run 1:
==> flow/design.v <==
module ACTIVEPRO (
    input       RESET,
    input       SYS_CLOCK,                
    output reg  ACTIVE_DATA ,             
    output reg  ACTIVE_CLOCK,             
    input [511:0] ACTIVE_MESSAGE,         
    input [5:0] ACTIVE_CHANNEL,           
    input  ACTIVE_WR                      
    );
    reg [63:0][7:0] ACTIVE_MESSAGE_LATCHED; 
    reg [7:0] MESSAGE_LENGTH;
    reg [14:0] state;
    wire clockstate;
    wire [2:0] bitcount;
    wire [7:0] bytecount;
    assign clockstate = state[0];
    assign bitcount[2:0] = state[3:1];
    assign bytecount[7:0] = state[11:4];
    wire [7:0] FIRST_BYTE;
    assign FIRST_BYTE = 8'h7F;
    wire [7:0] SECOND_BYTE;
    assign SECOND_BYTE = (ACTIVE_CHANNEL & 8'h3F) | 8'h40;
    reg [7:0] clock_divider;
    reg [7:0] NEW_LENGTH;
    always @*
    begin
        NEW_LENGTH = 8'd66;
        for (int x = 63; x >= 1; x--)
            if (ACTIVE_MESSAGE[8*x +: 8] == 8'h0)
                NEW_LENGTH = x + 2;         
    end
    always @ (posedge SYS_CLOCK)
    begin
        if (RESET)
        begin
            state <= 0;
            ACTIVE_CLOCK <= 0;
            ACTIVE_DATA <= 0;
        end
        else
        begin
            if (state)
            begin
                state <= state + 1;
                if (clockstate == 1)    
                begin
                    ACTIVE_CLOCK <= 0;
                    if (bytecount == 0)
                        ACTIVE_DATA <= FIRST_BYTE[7-bitcount];
                    else if (bytecount == 1)
                        ACTIVE_DATA <= SECOND_BYTE[7-bitcount];
                    else
                        ACTIVE_DATA <= ACTIVE_MESSAGE_LATCHED[MESSAGE_LENGTH - bytecount - 1][7-bitcount];
                end
                else if (clockstate == 0)  ACTIVE_CLOCK <= 1;
                if (bytecount >= MESSAGE_LENGTH) state <= 0;
            end
            else         
            begin
                if (ACTIVE_WR) 
                begin
                    state <= 1;      
                    ACTIVE_MESSAGE_LATCHED <= ACTIVE_MESSAGE;
                    MESSAGE_LENGTH <= NEW_LENGTH;
                end
            end
        end
    end
endmodule 
clock: 10.0 ns
lec_check: 0
cap_margin: 20
cell_pad_in_sites_detail_placement: 1
cell_pad_in_sites_global_placement: 3
core_aspect_ratio: 0.61
core_margin: 2
core_utilization: 70
cts_cluster_diameter: 67
cts_cluster_size: 76
gpl_routability_driven: 1
hold_slack_margin: 0.18
max_routing_layer: met4
min_routing_layer: met2
place_density_lb_addon: 0.19
setup_slack_margin: 2.72
slew_margin: 5
run.sh (not shown) runs the stock make flow with config.mk's settings and CLKGATE_MAP_FILE=.
Run 1 failed in global placement without I/O (3_1_place_gp_skip_io) with FLW-0024.
Inputs modified between run 1 and run 2:
Settings: SETUP_SLACK_MARGIN: 2.72 -> unset; MAX_ROUTING_LAYER: met4 -> unset; CORE_ASPECT_RATIO: 0.61 -> unset; MIN_ROUTING_LAYER: met2 -> unset; SLEW_MARGIN: 5 -> 20; CELL_PAD_IN_SITES_GLOBAL_PLACEMENT: 3 -> unset; CTS_CLUSTER_SIZE: 76 -> 42; CORE_UTILIZATION: 70 -> 63; PLACE_DENSITY: unset -> 0.6; PLACE_DENSITY_LB_ADDON: 0.19 -> unset; GPL_ROUTABILITY_DRIVEN: 1 -> unset; CELL_PAD_IN_SITES_DETAIL_PLACEMENT: 1 -> unset; CTS_CLUSTER_DIAMETER: 67 -> unset; HOLD_SLACK_MARGIN: 0.18 -> unset; the clock period (ns, I/O delays scaled along): 10.0 -> 2.55.
## What came out
As the logs show, run 1 stopped at global placement without I/O (3_1_place_gp_skip_io) after a tool error, so it never reached the end of the flow. Status(run 2) = ERROR, stage = global routing (5_1_grt). Fraction of the mapped netlist area in adder cells: run 1 vs run 2 identical. Of run 2 and run 1, it is run 2 that has the higher core area. There was hardly any difference in synthesized area between run 1 and run 2. Run 2 does worse than run 1 on die area. What run 1 reported for number of standard-cell rows in the floorplan has to be multiplied by 1.4 to get the figure for run 2. Run 2 -> run 1: Yosys chip area delta 0, exact match.
[inputs] run 3 vs run 2
Settings: TNS_END_PERCENT: unset -> 5; CTS_CLUSTER_SIZE: 42 -> unset; CORE_UTILIZATION: 63 -> 72; the clock period (ns, I/O delays scaled along): 2.55 -> 3.43.
Results
Run 2 and run 3: no clean run. global routing (5_1_grt): run 2 exited with error. Status(run 3) = ERROR, stage = clock tree synthesis (4_1_cts). Against run 2, row count in run 3 fell by a little under 10%. Comparing run 2 against run 3, there is no change at all in count of distinct cell types in the synthesized netlist. As far as number of buffers inserted by port buffering goes, run 3 and run 2 are indistinguishable; the numbers are identical. As far as synthesized cell count goes, run 3 and run 2 are indistinguishable; the numbers are identical. Final RePlAce weighted congestion ended up about 9% higher on run 3 than on run 2. Share of the core filled by cells before placement up 9.8 points in run 3 wrt run 2. Relative to run 2, width of the chip has gone down in run 3. Compared with run 2, run 3 shows minimum setup slack after placement higher by 0.39 ns. Compared with run 2, in run 3 half-perimeter wire length after detailed placement higher; floorplan die height lower.
> inputs changed (run 3 -> run 4)
Settings: SETUP_SLACK_MARGIN now 0.96, previously not set; PLACE_DENSITY_LB_ADDON now 0.0, previously not set; CTS_CLUSTER_SIZE now 55, previously not set; PLACE_DENSITY no longer set, was 0.6; CTS_CLUSTER_DIAMETER now 317, previously not set; TNS_END_PERCENT now 65, was 5; the clock period (ns, I/O delays scaled along) now 5.49, was 3.43.
Notes after the runs:
- Run 4 -> run 3: standard cell core area delta 0, exact match
- Run 4 never completed; the flow aborted with a tool error in global routing (5_1_grt).
- Number of cells after detailed placement ends up higher on run 3.
- Any difference in average cell area after synthesis between run 3 and run 4 is small enough to ignore.
- Final weighted congestion of routability-driven global placement shrinks by a few percent when moving from run 3 to run 4.
- As far as yosys stat cell total goes, run 4 and run 3 are indistinguishable; the numbers are identical.
- Changes observed in run 4 relative to run 3: half-perimeter wire length after detailed placement lower; die size saw little to no change; area after synthesis essentially unchanged; post-place instance area decreased 1.5%; number of instances in the synthesized netlist was more or less identical.

---

Setup of job 1226:
// ACTIVEPRO: RTL as listed in full above, without the edits since
clock: 2.55 ns
lec_check: 0
cap_margin: 20
core_margin: 2
core_utilization: 58
cts_cluster_size: 48
slew_margin: 20
Layout checks on job 1226: not met. Flow itself completed; violations: negative setup slack.
Changes in job 6407 relative to job 1226:
Settings: PLACE_DENSITY newly set to 0.6; CTS_CLUSTER_SIZE removed (was 48); CORE_UTILIZATION changed from 58 to 50; the clock period (ns, I/O delays scaled along) changed from 2.55 to 4.58.
Findings:
Job 1226 vs job 6407, cell at the slowest stage of the critical path: sky130_fd_sc_hd__mux4_2 vs sky130_fd_sc_hd__and2_2. Re clock network power share: job 6407 is 2.1 points up on job 1226. Looking at total number of vias, job 6407 sits below job 1226. Job 6407 vs job 1226: fill cell instance count of the final layout up by more than half. Job 6407: no failed stages, no open violations at the end. Setup slack in job 6407 is larger than in job 1226. Job 1226 -> job 6407: sequential cell fraction of total power flat.
> inputs changed (job 6407 -> job 8322)
Settings: CORE_UTILIZATION changed from 50 to 62; the clock period (ns, I/O delays scaled along) changed from 4.58 to 3.43.
Results
In summary, job 8322 completed successfully, with a layout that passed the timing, design-rule and antenna checks.
Side by side, signed area change from the synthesized netlist to the final layout turned out higher in job 8322 than in job 6407.
Taking job 6407 as the reference point, the standard cell area after detailed placement of job 8322 rises by about 0.46%.
Job 6407 and job 8322 ended up with roughly the same insertion delay of the later-clocked pin in the worst-skew pair.
Clock buffer count in the final layout in job 8322 is 3.0% lower than in job 6407
Setup clock skew after layout in job 8322 is 0.0077 ns above job 6407.
Input-level comparison between job 9397 and job 8322:
Settings: swapping 62 for 59 in CORE_UTILIZATION; swapping 3.43 for 2.55 in the clock period (ns, I/O delays scaled along).
--- outcome ---
Job 9397 finished every stage; the final checks, however, were not passed, the failures being negative setup slack.
Worst ir drop on vdd: job 9397 worse than job 8322
Summary: leakage power total, job 9397 worse than job 8322
[job 9397 vs job 8322] time the final worst path needs with I/O delays and setup: lower in job 9397

---

## north
Starts from the design.v that is shown in full above.
==> flow/config.mk <==
export PLATFORM = sky130hd
export DESIGN_NAME = ACTIVEPRO
export DESIGN_NICKNAME = ACTIVEPRO
export VERILOG_FILES = /design/flow/design.v
export SDC_FILE = /design/flow/constraint.sdc
export NUM_CORES = 4
export LEC_CHECK = 0
export CAP_MARGIN = 20
export CORE_MARGIN = 2
export CORE_UTILIZATION = 72
export CTS_CLUSTER_DIAMETER = 67
export PLACE_DENSITY = 0.6
export SLEW_MARGIN = 20
export TNS_END_PERCENT = 5
==> flow/constraint.sdc <==
create_clock -name core_clock -period 3.43 [get_ports {SYS_CLOCK}]
set_input_delay 0.6860 -clock core_clock [delete_from_list [all_inputs] [get_ports {SYS_CLOCK}]]
set_output_delay 0.6860 -clock core_clock [all_outputs]
set_load 0.01 [all_outputs]
north: DPL-0038 in 4_1_cts -> run aborted
diff inputs: north => south
Settings: putting MIN_ROUTING_LAYER at met2 where nothing was set; clearing CTS_CLUSTER_DIAMETER, which used to be 67; swapping 72 for 50 in CORE_UTILIZATION; clearing TNS_END_PERCENT, which used to be 5; putting CELL_PAD_IN_SITES_GLOBAL_PLACEMENT at 2 where nothing was set; putting PLACE_DENSITY_LB_ADDON at 0.04 where nothing was set; clearing PLACE_DENSITY, which used to be 0.6; swapping 3.43 for 10.0 in the clock period (ns, I/O delays scaled along).
[summary]
- Per the comparison of south with north, x dimension of the die now sits higher, synthesized chip area reported by yosys now sits at about the same level, global placer's final weighted congestion now sits lower.
- Reported for south and north, fraction of the mapped netlist area in compound gates turned out identical to the last digit.
- In the flow results for south and north, the cell row count is larger on south.
- Die extent in y: south higher than north
- Taking north as the reference, in south detailed-placement wirelength estimate dropped 21%, area inside the core boundary picked up an extra 44%.
- south ended with every stage complete and zero timing, DRC or antenna violations.
- north failed in 4_1_cts with DPL-0038.
- Effective utilization at floorplan is lower on south
- south — chip area 43% higher, north as reference
- Diff north..south | synthesized cell count | negligible

---

// ACTIVEPRO: RTL as listed in full above, without the edits since
Settings: LEC_CHECK=0, CAP_MARGIN=20, CORE_MARGIN=2, CORE_UTILIZATION=72, CTS_CLUSTER_SIZE=33, PLACE_DENSITY_LB_ADDON=0.03, SETUP_SLACK_MARGIN=1.58, SLEW_MARGIN=20; clock period 5.49 ns.
The first run never finished: it broke off in clock tree synthesis (4_1_cts), error DPL-0033.
==> next run, changes <==
--- a/flow/config.mk
+++ b/flow/config.mk
@@ -10,5 +10,3 @@
-export CORE_UTILIZATION = 72
-export CTS_CLUSTER_SIZE = 33
-export PLACE_DENSITY_LB_ADDON = 0.03
-export SETUP_SLACK_MARGIN = 1.58
-export SLEW_MARGIN = 20
+export CORE_UTILIZATION = 40
+export CTS_CLUSTER_SIZE = 76
+export SLEW_MARGIN = 15
==> flow/constraint.sdc (replaced) <==
create_clock -name core_clock -period 10.0 [get_ports {SYS_CLOCK}]
set_input_delay 2.0000 -clock core_clock [delete_from_list [all_inputs] [get_ports {SYS_CLOCK}]]
set_output_delay 2.0000 -clock core_clock [all_outputs]
set_load 0.01 [all_outputs]
- Now the flow finished clean
- die area came out higher by 78%
- area after synthesis is unchanged
- synthesized cell count stays the same
==> next run, changes <==
--- a/flow/config.mk
+++ b/flow/config.mk
@@ -10,3 +10,5 @@
-export CORE_UTILIZATION = 40
-export CTS_CLUSTER_SIZE = 76
-export SLEW_MARGIN = 15
+export CORE_UTILIZATION = 62
+export PLACE_DENSITY = 0.6
+export SETUP_SLACK_MARGIN = 1.03
+export SLEW_MARGIN = 20
+export TNS_END_PERCENT = 5
==> flow/constraint.sdc (replaced) <==
create_clock -name core_clock -period 3.43 [get_ports {SYS_CLOCK}]
set_input_delay 0.6860 -clock core_clock [delete_from_list [all_inputs] [get_ports {SYS_CLOCK}]]
set_output_delay 0.6860 -clock core_clock [all_outputs]
set_load 0.01 [all_outputs]
Effect: Critical path depth climbs by 3; via count went up by 14%; sequential cell count is unchanged; non-clock buffer count came out higher by 72; area after synthesis does not change; cell count falls by 8.0%; design area climbs by 2.6%; routed wire length goes up by 13%.
==> next run, changes <==
--- a/flow/config.mk
+++ b/flow/config.mk
@@ -10 +10,2 @@
-export CORE_UTILIZATION = 62
+export CORE_UTILIZATION = 57
+export CTS_CLUSTER_SIZE = 43
@@ -12 +12,0 @@
-export SETUP_SLACK_MARGIN = 1.03
@@ -14 +13,0 @@
-export TNS_END_PERCENT = 5
==> flow/constraint.sdc (replaced) <==
create_clock -name core_clock -period 2.55 [get_ports {SYS_CLOCK}]
set_input_delay 0.5100 -clock core_clock [delete_from_list [all_inputs] [get_ports {SYS_CLOCK}]]
set_output_delay 0.5100 -clock core_clock [all_outputs]
set_load 0.01 [all_outputs]
With this change the flow finished but failed the layout checks on negative setup slack.
Synthesized cell count does not change.
Maximum frequency increases by 1.1%.
Routed wire length falls by 3.0%.
Die size rose by about 9%.
First-iteration DRC count decreases by 7.7%.
Total power grows by about 30%.
Sequential power climbs by about 34%.
Count of clock-buffer cells in the layout rose by 1.
Power is estimated from default activity; no workload was simulated.
